## alu_top
module alu_top (
    input             clk,
    input      [7:0]  a_in,
    input      [7:0]  b_in,
    input      [3:0]  command_in,
    input             oe,
    output reg [15:0] d_out
);
Settings: LEC_CHECK=0, ABC_AREA=1, CAP_MARGIN=5, CELL_PAD_IN_SITES_GLOBAL_PLACEMENT=0, CORE_ASPECT_RATIO=1.48, CORE_MARGIN=4, CORE_UTILIZATION=72, GPL_ROUTABILITY_DRIVEN=0, PLACE_DENSITY=0.66, SLEW_MARGIN=15; clock period 24.0 ns.
run.sh (not shown) runs the stock make flow with config.mk's settings and CLKGATE_MAP_FILE=.
The baseline ran to the end with violations: negative setup slack.
Then changed:
CAP_MARGIN = 25   (was 5)
CELL_PAD_IN_SITES_GLOBAL_PLACEMENT = not set   (was 0)
CORE_ASPECT_RATIO = not set   (was 1.48)
CORE_MARGIN = 2   (was 4)
CORE_UTILIZATION = 18   (was 72)
CTS_CLUSTER_DIAMETER = 338   (was not set)
GPL_ROUTABILITY_DRIVEN = not set   (was 0)
PLACE_DENSITY = not set   (was 0.66)
SETUP_SLACK_MARGIN = 1.54   (was not set)
SLEW_MARGIN = 20   (was 15)
Effect:
- With this change the flow completed with no timing, DRC or antenna violations
- via count fell by roughly a tenth
- design area came out higher by roughly a tenth
- maximum frequency is higher by roughly a tenth
- non-clock buffer count goes up by 14
- wire length drops by roughly a tenth
Then changed:
ABC_AREA = not set   (was 1)
CAP_MARGIN = 20   (was 25)
CORE_UTILIZATION = 40   (was 18)
CTS_CLUSTER_DIAMETER = 307   (was 338)
CTS_CLUSTER_SIZE = 47   (was not set)
PLACE_DENSITY = 0.67   (was not set)
SETUP_SLACK_MARGIN = not set   (was 1.54)
SLEW_MARGIN = 0   (was 20)
What happened: Fmax came out lower by about 2%. Clock skew came out higher by 6.4 ps. Setup slack is worse by 480 ps. Hold slack is better by 5.2 ps. Non-clock buffer count came out lower by 32. Final area came out lower by about 10%. Die area came out lower by 55%. Utilization came out higher by 26 points. Flip-flop count does not change.
Then changed:
CELL_PAD_IN_SITES_GLOBAL_PLACEMENT = 3   (was not set)
CORE_ASPECT_RATIO = 1.73   (was not set)
PLACE_DENSITY = 0.38   (was 0.67)
SETUP_SLACK_MARGIN = -2.0   (was not set)
TNS_END_PERCENT = 10   (was not set)
What happened: With this change the flow finished but failed the layout checks on negative setup slack. Worst setup slack got worse by 930 ps. Via count falls by 3.9%. Die area stays flat. Synthesized cell count does not change.

alu_top again, from the RTL that the note above started with.
Design alu_top, start of the top module:
module alu_top (
    input             clk,
    input      [7:0]  a_in,
    input      [7:0]  b_in,
    input      [3:0]  command_in,
    input             oe,
    output reg [15:0] d_out
);
export LEC_CHECK = 0
export CAP_MARGIN = 20
export CORE_MARGIN = 2
export CORE_UTILIZATION = 58
export SETUP_SLACK_MARGIN = 2.29
export SLEW_MARGIN = 20
create_clock -name core_clock -period 13.1 [get_ports {clk}]
The starting point finished but failed the layout checks on max-capacitance violations, max-slew violations, negative setup slack.
Next try:
CAP_MARGIN = 40   (was 20)
CORE_UTILIZATION = 70   (was 58)
HOLD_SLACK_MARGIN = 0.29   (was default)
SETUP_SLACK_MARGIN = default   (was 2.29)
clock period = 22.2 ns   (was 13.1 ns; I/O delays follow)
Result: With this change the flow never finished: it broke off in global routing (5_1_grt) (GRT-0232); synthesized cell count does not change; area after synthesis is unchanged; die size shrinks by 17%.
Next try:
CORE_UTILIZATION = 68   (was 70)
HOLD_SLACK_MARGIN = default   (was 0.29)
SETUP_SLACK_MARGIN = -0.7   (was default)
clock period = 22.4 ns   (was 22.2 ns; I/O delays follow)
What happened: With this change the flow produced a layout that fails on negative setup slack; die size came out higher by 2.8%; area after synthesis stays the same; synthesized cell count does not change.
Next try:
CAP_MARGIN = 20   (was 40)
CORE_UTILIZATION = 40   (was 68)
SETUP_SLACK_MARGIN = default   (was -0.7)
clock period = 24.0 ns   (was 22.4 ns; I/O delays follow)
The changed run passed the timing, DRC and antenna checks.
Cell area grows slightly.
Flip-flop count is unchanged.
Non-clock buffer count is lower by 23.
Next try:
ABC_AREA = 1   (was default)
CAP_MARGIN = 0   (was 20)
CORE_UTILIZATION = 70   (was 40)
CTS_CLUSTER_DIAMETER = 102   (was default)
CTS_CLUSTER_SIZE = 11   (was default)
GPL_TIMING_DRIVEN = 0   (was default)
MIN_ROUTING_LAYER = met2   (was default)
SETUP_SLACK_MARGIN = 0.1   (was default)
Outcome:
- The new run failed in global routing (5_1_grt) with GRT-0232
- synthesized area is higher by a few percent
- die size is lower by well over a third
- synthesized cell count is higher by about a fifth

Starting RTL as in the previous note.
make LEC_CHECK=0 ABC_AREA=0 CAP_MARGIN=0 CELL_PAD_IN_SITES_DETAIL_PLACEMENT=2 CELL_PAD_IN_SITES_GLOBAL_PLACEMENT=1 CORE_ASPECT_RATIO=1.13 CORE_MARGIN=10 CORE_UTILIZATION=55 CTS_CLUSTER_DIAMETER=137 CTS_CLUSTER_SIZE=82 GPL_ROUTABILITY_DRIVEN=1 GPL_TIMING_DRIVEN=0 HOLD_SLACK_MARGIN=0.07 MAX_ROUTING_LAYER=met4 SETUP_SLACK_MARGIN=2.69 SLEW_MARGIN=40 TNS_END_PERCENT=90 finish   # period 22.4 ns
The baseline failed in detailed placement with DPL-0033.
Rerun with:
- CAP_MARGIN: 0 -> 15
- CELL_PAD_IN_SITES_DETAIL_PLACEMENT: 2 -> default
- CELL_PAD_IN_SITES_GLOBAL_PLACEMENT: 1 -> default
- CORE_ASPECT_RATIO: 1.13 -> 0.87
- CORE_MARGIN: 10 -> 2
- CORE_UTILIZATION: 55 -> 45
- CTS_CLUSTER_DIAMETER: 137 -> 393
- CTS_CLUSTER_SIZE: 82 -> default
- GPL_ROUTABILITY_DRIVEN: 1 -> default
- HOLD_SLACK_MARGIN: 0.07 -> default
- MAX_ROUTING_LAYER: met4 -> default
- TNS_END_PERCENT: 90 -> default
- clock period: 22.4 -> 16.9 ns (I/O delays scaled with it)
After rerunning: Now the flow finished but failed the layout checks on setup timing; die area goes down by about 2.3%; synthesized area stays the same; synthesized cell count is unchanged.

Setup of old:
Starting RTL as in the previous note.
clock: 9.95 ns
lec_check: 0
abc_area: 1
cap_margin: 20
core_aspect_ratio: 0.69
core_margin: 2
core_utilization: 72
cts_cluster_diameter: 396
cts_cluster_size: 93
hold_slack_margin: 0.29
setup_slack_margin: 3.01
slew_margin: 20
old did not finish: a tool error stopped it during clock tree synthesis.
Edits applied to the flow inputs when going from old to new:
--- a/flow/config.mk
+++ b/flow/config.mk
@@ -9,9 +9,4 @@
 export CAP_MARGIN = 20
-export CORE_ASPECT_RATIO = 0.69
 export CORE_MARGIN = 2
-export CORE_UTILIZATION = 72
-export CTS_CLUSTER_DIAMETER = 396
-export CTS_CLUSTER_SIZE = 93
-export HOLD_SLACK_MARGIN = 0.29
-export SETUP_SLACK_MARGIN = 3.01
+export CORE_UTILIZATION = 68
 export SLEW_MARGIN = 20
==> flow/constraint.sdc <==
create_clock -name core_clock -period 32.0 [get_ports {clk}]
set_input_delay 6.4000 -clock core_clock [delete_from_list [all_inputs] [get_ports {clk}]]
set_output_delay 6.4000 -clock core_clock [all_outputs]
set_load 0.01 [all_outputs]
Findings:
new | status: complete | timing, DRC, antenna: pass. As far as number of port buffers goes, new and old are indistinguishable; the numbers are identical. STATUS estimated wirelength of the detail-placed design: new wins against old. Re chip area from the yosys synthesis statistics: no difference whatsoever between new and old. old -> new: xor and xnor fraction of the mapped netlist area flat. Measured against each other, old and new differ in effective utilization at floorplan, the lower figure coming from new. Re number of flops mapped to enable cells by yosys: no difference whatsoever between old and new. Total placed instance area: new lower than old. Comparing old and new, the lower die boundary width is on new. Going from old to new, area of the core increased by 4.1% relative to the old numbers, floorplan die area increased by about 5.6% relative to the old numbers, fraction of the mapped netlist area in compound gates closely matched the old numbers.

alu_top again, from the RTL that the note above started with.
Design alu_top, start of the top module:
module alu_top (
    input             clk,
    input      [7:0]  a_in,
    input      [7:0]  b_in,
    input      [3:0]  command_in,
    input             oe,
    output reg [15:0] d_out
);
    reg [7:0] a_q, b_q;
    reg [3:0] cmd_q;
    reg       oe_q;
    wire [15:0] alu_out;
    always @(posedge clk) begin
        a_q   <= a_in;
        b_q   <= b_in;
        cmd_q <= command_in;
        oe_q  <= oe;
        d_out <= alu_out;
    end
    alu u_alu (.a_in(a_q), .b_in(b_q), .command_in(cmd_q), .oe(oe_q), .d_out(alu_out));
endmodule
Settings: LEC_CHECK=0, ABC_AREA=1, CAP_MARGIN=20, CORE_ASPECT_RATIO=0.69, CORE_MARGIN=2, CORE_UTILIZATION=72, CTS_CLUSTER_DIAMETER=396, CTS_CLUSTER_SIZE=93, SETUP_SLACK_MARGIN=3.01, SLEW_MARGIN=20; clock period 9.95 ns.
The starting point failed in 4_1_cts with DPL-0038.
==> next run, changes <==
ABC_AREA = not set   (was 1)
CAP_MARGIN = 0   (was 20)
CORE_ASPECT_RATIO = 0.5   (was 0.69)
CORE_UTILIZATION = 68   (was 72)
CTS_CLUSTER_DIAMETER = not set   (was 396)
CTS_CLUSTER_SIZE = not set   (was 93)
SETUP_SLACK_MARGIN = not set   (was 3.01)
clock period = 22.2 ns   (was 9.95 ns; I/O delays follow)
Now the flow failed in 5_1_grt.
Die size went up by 3.4%.
Area after synthesis came out lower by 2.5%.
Synthesized cell count falls by 18%.
==> next run, changes <==
CORE_ASPECT_RATIO = not set   (was 0.5)
CORE_UTILIZATION = 70   (was 68)
PLACE_DENSITY = 0.64   (was not set)
SETUP_SLACK_MARGIN = -1.37   (was not set)
clock period = 21.6 ns   (was 22.2 ns; I/O delays follow)
Result:
- Now the flow finished but failed the layout checks on negative setup slack
- area after synthesis is unchanged
- die area came out lower by 3.1%
- synthesized cell count stays the same
==> next run, changes <==
CAP_MARGIN = 40   (was 0)
HOLD_SLACK_MARGIN = 0.29   (was not set)
PLACE_DENSITY = not set   (was 0.64)
SETUP_SLACK_MARGIN = 0.37   (was -1.37)
clock period = 22.4 ns   (was 21.6 ns; I/O delays follow)
With this change the flow never finished: it broke off in 5_1_grt (GRT-0232).
Die area is unchanged.
Area after synthesis does not change.
Synthesized cell count is unchanged.
==> next run, changes <==
CAP_MARGIN = 20   (was 40)
CORE_UTILIZATION = 61   (was 70)
HOLD_SLACK_MARGIN = not set   (was 0.29)
SETUP_SLACK_MARGIN = not set   (was 0.37)
clock period = 16.0 ns   (was 22.4 ns; I/O delays follow)
Effect: With this change the flow produced a layout that fails on max-capacitance violations, max-slew violations, negative setup slack; die size came out higher by 14%; synthesized cell count stays the same; area after synthesis stays the same.
==> next run, changes <==
SETUP_SLACK_MARGIN = 4.07   (was not set)
=> The new run never finished: it broke off in 5_1_grt, error GRT-0232; synthesized area does not change; die size is unchanged; synthesized cell count is unchanged.

The RTL this note starts from:
==> flow/design.v <==
module alu_top (
    input             clk,
    input      [7:0]  a_in,
    input      [7:0]  b_in,
    input      [3:0]  command_in,
    input             oe,
    output reg [15:0] d_out
);
    reg [7:0] a_q, b_q;
    reg [3:0] cmd_q;
    reg       oe_q;
    wire [15:0] alu_out;
    always @(posedge clk) begin
        a_q   <= a_in;
        b_q   <= b_in;
        cmd_q <= command_in;
        oe_q  <= oe;
        d_out <= alu_out;
    end
    alu u_alu (.a_in(a_q), .b_in(b_q), .command_in(cmd_q), .oe(oe_q), .d_out(alu_out));
endmodule

module alu ( input [7:0]a_in,b_in,input [3:0]command_in,input oe,output [15:0]d_out);
	parameter 	ADD = 4'b0000,
				INC = 4'b0001,
				SUB =  4'b0010,
				DEC = 4'b0011,
				MUL = 4'b0100,
				DIV = 4'b0101,
				SHL = 4'b0110,
				SHR = 4'b0111,
				AND = 4'b1000,
				OR = 4'b1001,
				INV = 4'b1010,
				NAND = 4'b1011,
				NOR = 4'b1100,
				XOR = 4'b1101,
				XNOR = 4'b1110,
				BUF = 4'b1111;
	reg [15:0] out;
	always@(command_in,a_in,b_in)
		begin
			case(command_in)
				ADD : out = a_in+b_in;
				INC : out = a_in+1'b1;
				SUB : out = a_in-b_in;
				DEC : out = a_in-1'b1;
				MUL : out = a_in*b_in;
				DIV : out = (b_in == 8'd0) ? 16'hFFFF : a_in/b_in;
				SHL : out = a_in<<1;
				SHR : out = a_in>>1;
				AND : out = a_in&&b_in;
				OR : out = a_in||b_in;
				INV : out = !(a_in);
				NAND : out = ~(a_in&b_in);
				NOR : out = ~(a_in|b_in);
				XOR : out = a_in^b_in;
				XNOR : out = a_in~^b_in;
				BUF : out = a_in;
			endcase
		end
	assign d_out = (oe) ? out : 16'h0000;
endmodule  
make LEC_CHECK=0 CAP_MARGIN=40 CORE_MARGIN=2 CORE_UTILIZATION=68 CTS_CLUSTER_SIZE=21 HOLD_SLACK_MARGIN=0.3 SLEW_MARGIN=20 finish   # period 22.2 ns
The starting point completed and failed the layout checks on setup timing.
Then changed:
CAP_MARGIN = 5   (was 40)
CORE_UTILIZATION = 70   (was 68)
CTS_CLUSTER_SIZE = default   (was 21)
HOLD_SLACK_MARGIN = default   (was 0.3)
SETUP_SLACK_MARGIN = 0.51   (was default)
clock period = 9.45 ns   (was 22.2 ns; I/O delays follow)
- This time the run did not get past clock tree synthesis
- synthesized area stays the same
- die size goes down by 2.8%
- synthesized cell count does not change
Then changed:
CAP_MARGIN = 20   (was 5)
CORE_UTILIZATION = 25   (was 70)
SETUP_SLACK_MARGIN = default   (was 0.51)
clock period = 23.5 ns   (was 9.45 ns; I/O delays follow)
This time the run ran to the end with no violations.
Area after synthesis does not change.
Die size increases to 2.7 times its value.
Synthesized cell count is unchanged.

RTL: the design.v shown in full above, as it stands there.
make LEC_CHECK=0 ABC_AREA=1 CAP_MARGIN=5 CORE_ASPECT_RATIO=0.87 CORE_MARGIN=2 CORE_UTILIZATION=70 CTS_CLUSTER_DIAMETER=354 SETUP_SLACK_MARGIN=-1.96 SLEW_MARGIN=40 TNS_END_PERCENT=10 finish   # period 20.4 ns
The starting point died in clock tree synthesis with DPL-0038.
Change:
- CAP_MARGIN: 5 -> 0
- CORE_UTILIZATION: 70 -> 65
- HOLD_SLACK_MARGIN: unset -> 0.29
- SETUP_SLACK_MARGIN: -1.96 -> 2.69
- TNS_END_PERCENT: 10 -> unset
- clock period: 20.4 -> 24.6 ns (I/O delays scaled with it)
Outcome:
- This time the run produced a layout that fails on setup timing
- die size grows by 7.4%
- area after synthesis does not change
- synthesized cell count is unchanged
Change:
- CORE_UTILIZATION: 65 -> 72
- PLACE_DENSITY: unset -> 0.64
- SETUP_SLACK_MARGIN: 2.69 -> -0.95
- clock period: 24.6 -> 21.1 ns (I/O delays scaled with it)
Result: This time the run ended with an error in clock tree synthesis. Synthesized area does not change. Die size goes down by roughly a tenth. Synthesized cell count stays the same.

// alu_top: RTL as listed in full above, without the edits since
Settings: LEC_CHECK=0, ABC_AREA=1, CAP_MARGIN=15, CORE_ASPECT_RATIO=0.87, CORE_MARGIN=2, CORE_UTILIZATION=65, CTS_CLUSTER_DIAMETER=354, SETUP_SLACK_MARGIN=2.69, SLEW_MARGIN=40; clock period 24.6 ns.
The first run completed and failed the layout checks on negative setup slack.
Change:
ABC_AREA = unset   (was 1)
CAP_MARGIN = 40   (was 15)
CORE_ASPECT_RATIO = unset   (was 0.87)
CTS_CLUSTER_DIAMETER = unset   (was 354)
SETUP_SLACK_MARGIN = unset   (was 2.69)
SLEW_MARGIN = 20   (was 40)
clock period = 22.2 ns   (was 24.6 ns; I/O delays follow)
Outcome: The new run produced a layout that fails on negative setup slack; routed wire length shrinks by a quarter to a third; clock-buffer cell count shrinks by 1; critical path depth shrinks by 60.
Change:
CAP_MARGIN = 20   (was 40)
CORE_UTILIZATION = 40   (was 65)
clock period = 23.5 ns   (was 22.2 ns; I/O delays follow)
What happened: The new run finished clean; clock-buffer cell count decreases by 1; worst setup slack improves by 1.7 ns; global-route usage decreases by 16 points.
Change:
CORE_UTILIZATION = 23   (was 40)
CTS_CLUSTER_DIAMETER = 320   (was unset)
SETUP_SLACK_MARGIN = 1.54   (was unset)
clock period = 24.0 ns   (was 23.5 ns; I/O delays follow)
Cell area grows by 2.6%.
Sequential cell count is unchanged.
Area after synthesis does not change.
Change:
CORE_ASPECT_RATIO = 1.48   (was unset)
CORE_MARGIN = 4   (was 2)
CORE_UTILIZATION = 40   (was 23)
CTS_CLUSTER_DIAMETER = unset   (was 320)
SETUP_SLACK_MARGIN = unset   (was 1.54)
SLEW_MARGIN = 15   (was 20)
What happened: The new run finished with timing, DRC and antenna clean. Area after synthesis does not change. Design area decreases by 4.4%. Die area decreases by about 40%. Wire length increases by 3.1%. Global-route usage increases by 9.6 points. Critical path depth decreases by 2.
